==> build 85 <==
==> flow/design.v <==
`timescale 1ns / 1ps
module conv (
input [4:0] stride,
input  conv_enable, 
output reg [18:0] address1 , address2, write_address,
output reg end_reach, full_conv_end, dot_sum_end,
input clk,
input reset,
input [9:0] w1 ,h1,w2,h2,
output reg [9:0] width, height
  );
reg [9:0] H1_index_outer , V1_index_outer ;
reg [5:0]	v1_index_inner , h1_index_inner ;
reg dot_sum_start ;
always @ (posedge clk) begin	 
		if (reset) begin
			H1_index_outer = 0;
			V1_index_outer = 0;
			v1_index_inner = 0;
			h1_index_inner = 0;
			address1 = 0;
			address2 = 0;
			write_address = 0;
			end_reach = 0;
			dot_sum_end = 0;
			dot_sum_start = 1;
			full_conv_end = 0;
			width = 0;
			height = 0;
		end
		else if (conv_enable) begin
				if (dot_sum_start) begin
						v1_index_inner = 0;
						h1_index_inner = 0;
						dot_sum_start = 0;
						dot_sum_end =0;
				end	
				if (!full_conv_end) begin
					address1 = address1 + 2'b01;
					h1_index_inner = h1_index_inner + 2'b01 ;
					if (h1_index_inner == w2) begin			 
						v1_index_inner = v1_index_inner + 1;
						h1_index_inner = 6'b0;								
						address1 = (v1_index_inner + V1_index_outer )* w1 + H1_index_outer;
					end	
					if (v1_index_inner == h2) begin			 
						H1_index_outer = H1_index_outer + stride;
						address1 = V1_index_outer * w1 + H1_index_outer ;
						dot_sum_start = 1;
						dot_sum_end =1;
						v1_index_inner = 6'b0;
					end
					if ((H1_index_outer + w2) > w1	) begin		 
						width = H1_index_outer;
						dot_sum_start = 1;
						V1_index_outer = V1_index_outer + stride;
						H1_index_outer = 10'b0000000000;
						address1 = V1_index_outer * w1;
					end
					if (address1 == h1*w1 ) 		full_conv_end = 1;		 
					if ((address1 + 1) == h1*w1 ) 		height = V1_index_outer + 1;
					address2 = v1_index_inner*w2 + h1_index_inner;
					if (dot_sum_start)	write_address	= write_address + 1;
				end
		end
    end
endmodule 
==> flow/run.sh <==
#!/bin/bash
# the make line also repeats each setting of config.mk as NAME=value (left out here)
make -C /OpenROAD-flow-scripts/flow DESIGN_CONFIG=/design/flow/config.mk WORK_HOME=/design/flow/orfs CLKGATE_MAP_FILE= finish
==> flow/config.mk <==
export PLATFORM = sky130hd
export DESIGN_NAME = conv
export DESIGN_NICKNAME = conv
export VERILOG_FILES = /design/flow/design.v
export SDC_FILE = /design/flow/constraint.sdc
export NUM_CORES = 4
export LEC_CHECK = 0
export CAP_MARGIN = 0
export CELL_PAD_IN_SITES_GLOBAL_PLACEMENT = 0
export CORE_ASPECT_RATIO = 0.73
export CORE_MARGIN = 2
export CORE_UTILIZATION = 68
export CTS_CLUSTER_DIAMETER = 192
export CTS_CLUSTER_SIZE = 33
export SETUP_SLACK_MARGIN = -0.76
export SLEW_MARGIN = 20
==> flow/constraint.sdc <==
create_clock -name core_clock -period 11.4 [get_ports {clk}]
set_input_delay 2.2800 -clock core_clock [delete_from_list [all_inputs] [get_ports {clk}]]
set_output_delay 2.2800 -clock core_clock [all_outputs]
set_load 0.01 [all_outputs]
==> trial 45 (differences from build 85) <==
==> flow/config.mk (replaced) <==
export PLATFORM = sky130hd
export DESIGN_NAME = conv
export DESIGN_NICKNAME = conv
export VERILOG_FILES = /design/flow/design.v
export SDC_FILE = /design/flow/constraint.sdc
export NUM_CORES = 4
export LEC_CHECK = 0
export CAP_MARGIN = 20
export CORE_MARGIN = 2
export CORE_UTILIZATION = 68
export CTS_CLUSTER_SIZE = 25
export MAX_ROUTING_LAYER = met4
export SETUP_SLACK_MARGIN = 2.4
export SLEW_MARGIN = 20
==> flow/constraint.sdc (replaced) <==
create_clock -name core_clock -period 8.8 [get_ports {clk}]
set_input_delay 1.7600 -clock core_clock [delete_from_list [all_inputs] [get_ports {clk}]]
set_output_delay 1.7600 -clock core_clock [all_outputs]
set_load 0.01 [all_outputs]
==> run summary <==
outcome: failed layout checks
Blocking Checks: setup timing
Worst Hold Slack: 455.6 ps
Final ANT Viol Nets: 0
R2R depth: 42
first-pass GRT wire length: 114700 um
crit path DAT: 11730 ps
Worst R2R Setup Slack: 460 ps
final worst setup slack: -69.74 ps
Logic Gate Count: 2269
leading power group: combinational logic
Net Sw Power: 1.693 mW
Seq pwr share: 13.3%
met1 Use GR: 55.06%
setup violators final: 10
Final Cell Area: 26240 sq um
CLK BUF: 10
Least-Margin Pin Slew: 1028 ps
nature of the critical path endpoint: register
The numbers above come from build 85.

==> run summary <==
GRT Resource Usage Total: 80.52%
die width: 192.3 um
die height: 192.3 um
outcome: aborted with a tool error
top cells by count: inv_1 (437), nand2_1 (358), fa_1 (313)
DP HPWL: 62460 um
failing step: 5_1_grt
met1 Use GR: 80.14%
Stop Error: [ERROR GRT-0232] Routing congestion too high. Check the congestion heatmap in the GUI.
Resize count post-CTS: 327
The numbers above come from trial 45.


* * *

==> run X <==
Starts from the design.v that is shown in full above.
Settings: LEC_CHECK=0, CAP_MARGIN=20, CORE_MARGIN=2, CORE_UTILIZATION=65, CTS_CLUSTER_DIAMETER=389, CTS_CLUSTER_SIZE=98, SLEW_MARGIN=20; clock period 11.0 ns.
run.sh (not shown) runs the stock make flow with config.mk's settings and CLKGATE_MAP_FILE=.
==> run A: changes against run X <==
--- a/flow/config.mk
+++ b/flow/config.mk
@@ -7,7 +7,5 @@
 export LEC_CHECK = 0
 export CAP_MARGIN = 20
 export CORE_MARGIN = 2
-export CORE_UTILIZATION = 65
-export CTS_CLUSTER_DIAMETER = 389
-export CTS_CLUSTER_SIZE = 98
+export CORE_UTILIZATION = 58
 export SLEW_MARGIN = 20
==> flow/constraint.sdc (replaced) <==
create_clock -name core_clock -period 8.79 [get_ports {clk}]
set_input_delay 1.7580 -clock core_clock [delete_from_list [all_inputs] [get_ports {clk}]]
set_output_delay 1.7580 -clock core_clock [all_outputs]
set_load 0.01 [all_outputs]
==> results.txt <==
run results: antenna viol nets, final=0, outcome=finished with violations, setup violators final=10, violated layout checks=negative setup slack, slew at the pin closest to its max-slew limit=0.876 ns, area taken by multi-input logic gates=0.0207 sq mm, PnR worst setup slack=-0.375 ns
the above is filed under run A

==> results.txt <==
run results: outcome=finished with violations, violated layout checks=antenna violations, Signal buffers=215, PnR worst setup slack=0.567 ns, number of global-route vias before repair=21,200, antenna viol nets, final=1, area taken by multi-input logic gates=0.0198 sq mm, area inside the core boundary=about 0.037 sq mm, setup violators final=0, placed insts=approximately 3,500
the above is filed under run X


* * *

==> inputs of 09-23 <==
Starts from the design.v that is shown in full above.
Settings: LEC_CHECK=0, CAP_MARGIN=20, CORE_ASPECT_RATIO=0.5, CORE_MARGIN=2, CORE_UTILIZATION=40, CTS_CLUSTER_DIAMETER=388, CTS_CLUSTER_SIZE=98, SLEW_MARGIN=20; clock period 11.0 ns.
==> 12-24: changes against 09-23 <==
CORE_UTILIZATION = 72   (was 40)
CTS_CLUSTER_DIAMETER = 294   (was 388)
CTS_CLUSTER_SIZE = 97   (was 98)
PLACE_DENSITY = 0.42   (was unset)
SETUP_SLACK_MARGIN = 1.46   (was unset)
TNS_END_PERCENT = 30   (was unset)
==> flow/constraint.sdc (replaced) <==
create_clock -name core_clock -period 6.1 [get_ports {clk}]
set_input_delay 1.2200 -clock core_clock [delete_from_list [all_inputs] [get_ports {clk}]]
set_output_delay 1.2200 -clock core_clock [all_outputs]
set_load 0.01 [all_outputs]
==> 02-25: changes against 09-23 <==
CORE_ASPECT_RATIO = unset   (was 0.5)
CORE_UTILIZATION = 11   (was 40)
CTS_CLUSTER_DIAMETER = unset   (was 388)
CTS_CLUSTER_SIZE = unset   (was 98)
==> flow/constraint.sdc (replaced) <==
create_clock -name core_clock -period 13.7 [get_ports {clk}]
set_input_delay 2.7400 -clock core_clock [delete_from_list [all_inputs] [get_ports {clk}]]
set_output_delay 2.7400 -clock core_clock [all_outputs]
set_load 0.01 [all_outputs]
==> 09-07: changes against 09-23 <==
CORE_ASPECT_RATIO = unset   (was 0.5)
CORE_UTILIZATION = 72   (was 40)
CTS_CLUSTER_DIAMETER = unset   (was 388)
CTS_CLUSTER_SIZE = unset   (was 98)
PLACE_DENSITY_LB_ADDON = 0.19   (was unset)
==> flow/constraint.sdc (replaced) <==
create_clock -name core_clock -period 9.6 [get_ports {clk}]
set_input_delay 1.9200 -clock core_clock [delete_from_list [all_inputs] [get_ports {clk}]]
set_output_delay 1.9200 -clock core_clock [all_outputs]
set_load 0.01 [all_outputs]
==> flow_summary.yaml <==
# flow metrics
run_status:
  outcome: "complete, no violations"
power_and_ir_drop:
  powerDensity_mw_per_mm2: 89.4
sta:
  worst_clock_skew_ns: 0.0236
  hold_violation_total_from_the_final_report: 0
critical_path:
  critical_path.startpoint_type: "input port"
  setup_crit_path_kind: "in2reg"
  timing.rr.end: "height[1]"
layout:
  multi_input_comb_cells: 2269
global_routing:
  grt_util_met2_pct: 13.9
routing:
  drt_iter0_markers: 1491
  remaining_drc_errors: 0
clocking:
  clk_path_buf_depth: 2
worst_hold_path:
  min_delay_worst_endpoint: "address2[14]"
the above is filed under 02-25

==> flow_summary.yaml <==
# flow metrics
global_routing:
  grt_util_met2_pct: 36.1
worst_hold_path:
  min_delay_worst_endpoint: "address2[4]"
power_and_ir_drop:
  powerDensity_mw_per_mm2: 122
sta:
  hold_violation_total_from_the_final_report: 0
  worst_clock_skew_ns: 0.0188
layout:
  multi_input_comb_cells: 2269
routing:
  drt_iter0_markers: 1346
run_status:
  outcome: "complete, no violations"
critical_path:
  critical_path.startpoint_type: "input port"
  timing.rr.end: "height[0]"
clocking:
  clk_path_buf_depth: 2
the above is filed under 09-23

==> flow_summary.yaml <==
# flow metrics
run_status:
  outcome: "complete, no violations"
critical_path:
  critical_path.startpoint_type: "input port"
  setup_crit_path_kind: "in2reg"
  timing.rr.end: "height[1]"
global_routing:
  grt_util_met2_pct: 71.4
worst_hold_path:
  min_delay_worst_endpoint: "address2[5]"
routing:
  drt_iter0_markers: 2021
  remaining_drc_errors: 0
sta:
  worst_clock_skew_ns: 0.0157
  hold_violation_total_from_the_final_report: 0
clocking:
  clk_path_buf_depth: 2
power_and_ir_drop:
  powerDensity_mw_per_mm2: 157
the above is filed under 09-07

==> flow_summary.yaml <==
# implementation run metrics
floorplan:
  boundaryPins: 128
  coreArea_mm2: 0.0330
  die_h_um: 133
  fp-utilization_pct: 73.1
run_status:
  error_message: "[ERROR DPL-0033] detailed placement checks failed during check placement."
  last-stage-reached: "4_1_cts"
  outcome: "did not finish"
synth:
  synth.top_cells.by_count: "sky130_fd_sc_hd__inv_1, sky130_fd_sc_hd__nand2_1, sky130_fd_sc_hd__fa_1"
  postSynthSeqShare_pct: 9.13
  yosysWarningCount: 1
  ys_cells: 2938
  logic_family: "adder cells"
  number_of_flops_mapped_to_enable_cells_by_yosys: 0
place:
  dpl.hpwl_um: 71800
  dpl_cell_area_mm2: 0.0301
the above is filed under 12-24


* * *

==> inputs of try-violet <==
RTL: the design.v shown in full above, as it stands there.
Settings: LEC_CHECK=0, CAP_MARGIN=0, CELL_PAD_IN_SITES_DETAIL_PLACEMENT=1, CELL_PAD_IN_SITES_GLOBAL_PLACEMENT=1, CORE_ASPECT_RATIO=0.5, CORE_MARGIN=2, CORE_UTILIZATION=36, CTS_CLUSTER_DIAMETER=192, CTS_CLUSTER_SIZE=59, PLACE_DENSITY_LB_ADDON=0.11, SLEW_MARGIN=20; clock period 16.8 ns.
==> try-pepper (differences from try-violet) <==
CAP_MARGIN = 20   (was 0)
CELL_PAD_IN_SITES_DETAIL_PLACEMENT = default   (was 1)
CELL_PAD_IN_SITES_GLOBAL_PLACEMENT = default   (was 1)
CORE_ASPECT_RATIO = default   (was 0.5)
CORE_UTILIZATION = 40   (was 36)
CTS_CLUSTER_DIAMETER = default   (was 192)
CTS_CLUSTER_SIZE = default   (was 59)
PLACE_DENSITY_LB_ADDON = default   (was 0.11)
==> flow/constraint.sdc (replaced) <==
create_clock -name core_clock -period 11.0 [get_ports {clk}]
set_input_delay 2.2000 -clock core_clock [delete_from_list [all_inputs] [get_ports {clk}]]
set_output_delay 2.2000 -clock core_clock [all_outputs]
set_load 0.01 [all_outputs]
==> try-xenon (differences from try-violet) <==
CELL_PAD_IN_SITES_DETAIL_PLACEMENT = default   (was 1)
CORE_ASPECT_RATIO = 0.73   (was 0.5)
PLACE_DENSITY = 0.57   (was default)
PLACE_DENSITY_LB_ADDON = default   (was 0.11)
==> qor summary <==
Worst path arrival time: try-xenon 13.46 ns; try-violet 13.87 ns; try-pepper 10.72 ns
Critical Path Stages: try-xenon 38; try-violet 31; try-pepper 33
Number of ordinary and repair buffers in the finished layout: try-xenon 173; try-violet 168; try-pepper 240
Violation count after the first detailed-routing iteration: try-xenon 1190; try-violet 1042; try-pepper 1253
Endpoint of the worst hold-timing path: try-xenon address2[12]; try-violet address2[0]; try-pepper address2[9]
R2R cell count: try-xenon 40; try-violet 38; try-pepper 41
Diodes inserted: try-xenon 2; try-violet 0; try-pepper 0
Power in combinational cells: try-xenon 1650 uW; try-violet 1700 uW; try-pepper 2450 uW
Internal power component: try-xenon 1010 uW; try-violet 995 uW; try-pepper 1580 uW
Utilization of the core after routing: try-xenon 0.400; try-violet 0.399; try-pepper 0.451
Filler instances: try-xenon 6849; try-violet 8026; try-pepper 5922
Total die area: try-xenon 69100 um2; try-violet 69200 um2; try-pepper 62300 um2
Power density over the cells: try-xenon 82.3 nW/um2; try-violet 83.8 nW/um2; try-pepper 120 nW/um2
Met1 track demand over resource: try-xenon 0.360; try-violet 0.355; try-pepper 0.322
Status: try-xenon no timing/DRC/antenna violations; try-violet no timing/DRC/antenna violations; try-pepper no timing/DRC/antenna violations
Least setup slack across all paths after layout: try-xenon 3.59 ns; try-violet 3.19 ns; try-pepper 0.555 ns

* * *

==> 03-07 <==
Starts from the design.v that is shown in full above.
Settings: LEC_CHECK=0, CAP_MARGIN=20, CELL_PAD_IN_SITES_DETAIL_PLACEMENT=1, CELL_PAD_IN_SITES_GLOBAL_PLACEMENT=1, CORE_ASPECT_RATIO=0.73, CORE_MARGIN=4, CORE_UTILIZATION=52, CTS_CLUSTER_DIAMETER=361, CTS_CLUSTER_SIZE=21, GPL_ROUTABILITY_DRIVEN=1, GPL_TIMING_DRIVEN=1, HOLD_SLACK_MARGIN=-0.1, PLACE_DENSITY=0.52, SLEW_MARGIN=20, TNS_END_PERCENT=85; clock period 7.38 ns.
==> 05-01 (differences from 03-07) <==
CELL_PAD_IN_SITES_DETAIL_PLACEMENT = default   (was 1)
CELL_PAD_IN_SITES_GLOBAL_PLACEMENT = default   (was 1)
CORE_ASPECT_RATIO = default   (was 0.73)
CORE_MARGIN = 2   (was 4)
CORE_UTILIZATION = 40   (was 52)
CTS_CLUSTER_DIAMETER = default   (was 361)
CTS_CLUSTER_SIZE = default   (was 21)
GPL_ROUTABILITY_DRIVEN = default   (was 1)
GPL_TIMING_DRIVEN = default   (was 1)
HOLD_SLACK_MARGIN = 0.07   (was -0.1)
PLACE_DENSITY = 0.93   (was 0.52)
TNS_END_PERCENT = default   (was 85)
==> flow/constraint.sdc (replaced) <==
create_clock -name core_clock -period 11.0 [get_ports {clk}]
set_input_delay 2.2000 -clock core_clock [delete_from_list [all_inputs] [get_ports {clk}]]
set_output_delay 2.2000 -clock core_clock [all_outputs]
set_load 0.01 [all_outputs]
==> 10-23 (differences from 03-07) <==
ABC_AREA = 1   (was default)
CELL_PAD_IN_SITES_DETAIL_PLACEMENT = default   (was 1)
CELL_PAD_IN_SITES_GLOBAL_PLACEMENT = default   (was 1)
CORE_ASPECT_RATIO = default   (was 0.73)
CORE_MARGIN = 2   (was 4)
CORE_UTILIZATION = 40   (was 52)
CTS_CLUSTER_DIAMETER = default   (was 361)
CTS_CLUSTER_SIZE = 34   (was 21)
GPL_ROUTABILITY_DRIVEN = default   (was 1)
GPL_TIMING_DRIVEN = default   (was 1)
HOLD_SLACK_MARGIN = default   (was -0.1)
PLACE_DENSITY = default   (was 0.52)
TNS_END_PERCENT = 55   (was 85)
==> flow/constraint.sdc (replaced) <==
create_clock -name core_clock -period 5.94 [get_ports {clk}]
set_input_delay 1.1880 -clock core_clock [delete_from_list [all_inputs] [get_ports {clk}]]
set_output_delay 1.1880 -clock core_clock [all_outputs]
set_load 0.01 [all_outputs]
==> 02-17 (differences from 03-07) <==
ABC_AREA = 1   (was default)
CELL_PAD_IN_SITES_DETAIL_PLACEMENT = default   (was 1)
CELL_PAD_IN_SITES_GLOBAL_PLACEMENT = default   (was 1)
CORE_ASPECT_RATIO = default   (was 0.73)
CORE_MARGIN = 2   (was 4)
CORE_UTILIZATION = 72   (was 52)
CTS_CLUSTER_DIAMETER = 211   (was 361)
CTS_CLUSTER_SIZE = 100   (was 21)
GPL_ROUTABILITY_DRIVEN = default   (was 1)
GPL_TIMING_DRIVEN = default   (was 1)
HOLD_SLACK_MARGIN = default   (was -0.1)
PLACE_DENSITY = default   (was 0.52)
TNS_END_PERCENT = default   (was 85)
==> flow/constraint.sdc (replaced) <==
create_clock -name core_clock -period 8.4 [get_ports {clk}]
set_input_delay 1.6800 -clock core_clock [delete_from_list [all_inputs] [get_ports {clk}]]
set_output_delay 1.6800 -clock core_clock [all_outputs]
set_load 0.01 [all_outputs]
==> qor summary <==
quantity                                                                                                     03-07       05-01                 02-17                 10-23
Via count of the first global-routing pass                                                                       -      21,800                27,400                24,800
Arithmetic-cell share of the synthesized area counting full adders, half adders and majority gates           0.413       0.413                 0.404                 0.404
Post-route clock period utilization                                                                              -       0.959                  1.13                  1.36
First-pass GRT wire length                                                                                       -  113,000 um            135,000 um            133,000 um
Effective utilization at floorplan                                                                           0.526       0.402                 0.734                 0.402
Post-Route WL                                                                                                    -   69,800 um            103,000 um             84,000 um
Antenna viol nets, final                                                                                         -           0                     0                     0
MaxCap Viol Count                                                                                                -           0                     0                     0
HPWL after DPL                                                                                           88,700 um   56,700 um             67,500 um             67,700 um
Fraction of power consumed by sequential logic                                                                   -       0.140                 0.079                 0.081
Post-cts resize count                                                                                            -           0                   108                   247
GR met3 Demand/Resource                                                                                          -      0.0371                 0.146                0.0407
Relative area of non-clock buffer cells in the final design                                                      -      0.0699                 0.155                 0.208
Run status                                                                                          did not finish  no timing/DRC/antenna violations       failed layout checks  failed layout checks
Failing step                                                                                               4_1_cts           -                     -                     -
Reasons for failing layout checks                                                                                -           -  negative setup slack  negative setup slack
Critical path data required time                                                                                 -    11.24 ns               8.70 ns               6.27 ns
Area share of xor/xnor cells in the synthesized design                                                      0.0794      0.0794                0.0493                0.0493
Gpl congestion                                                                                                1.01        1.00                  1.04                 0.975
Power figures rest on the tool's default switching activity, not on a simulated workload.
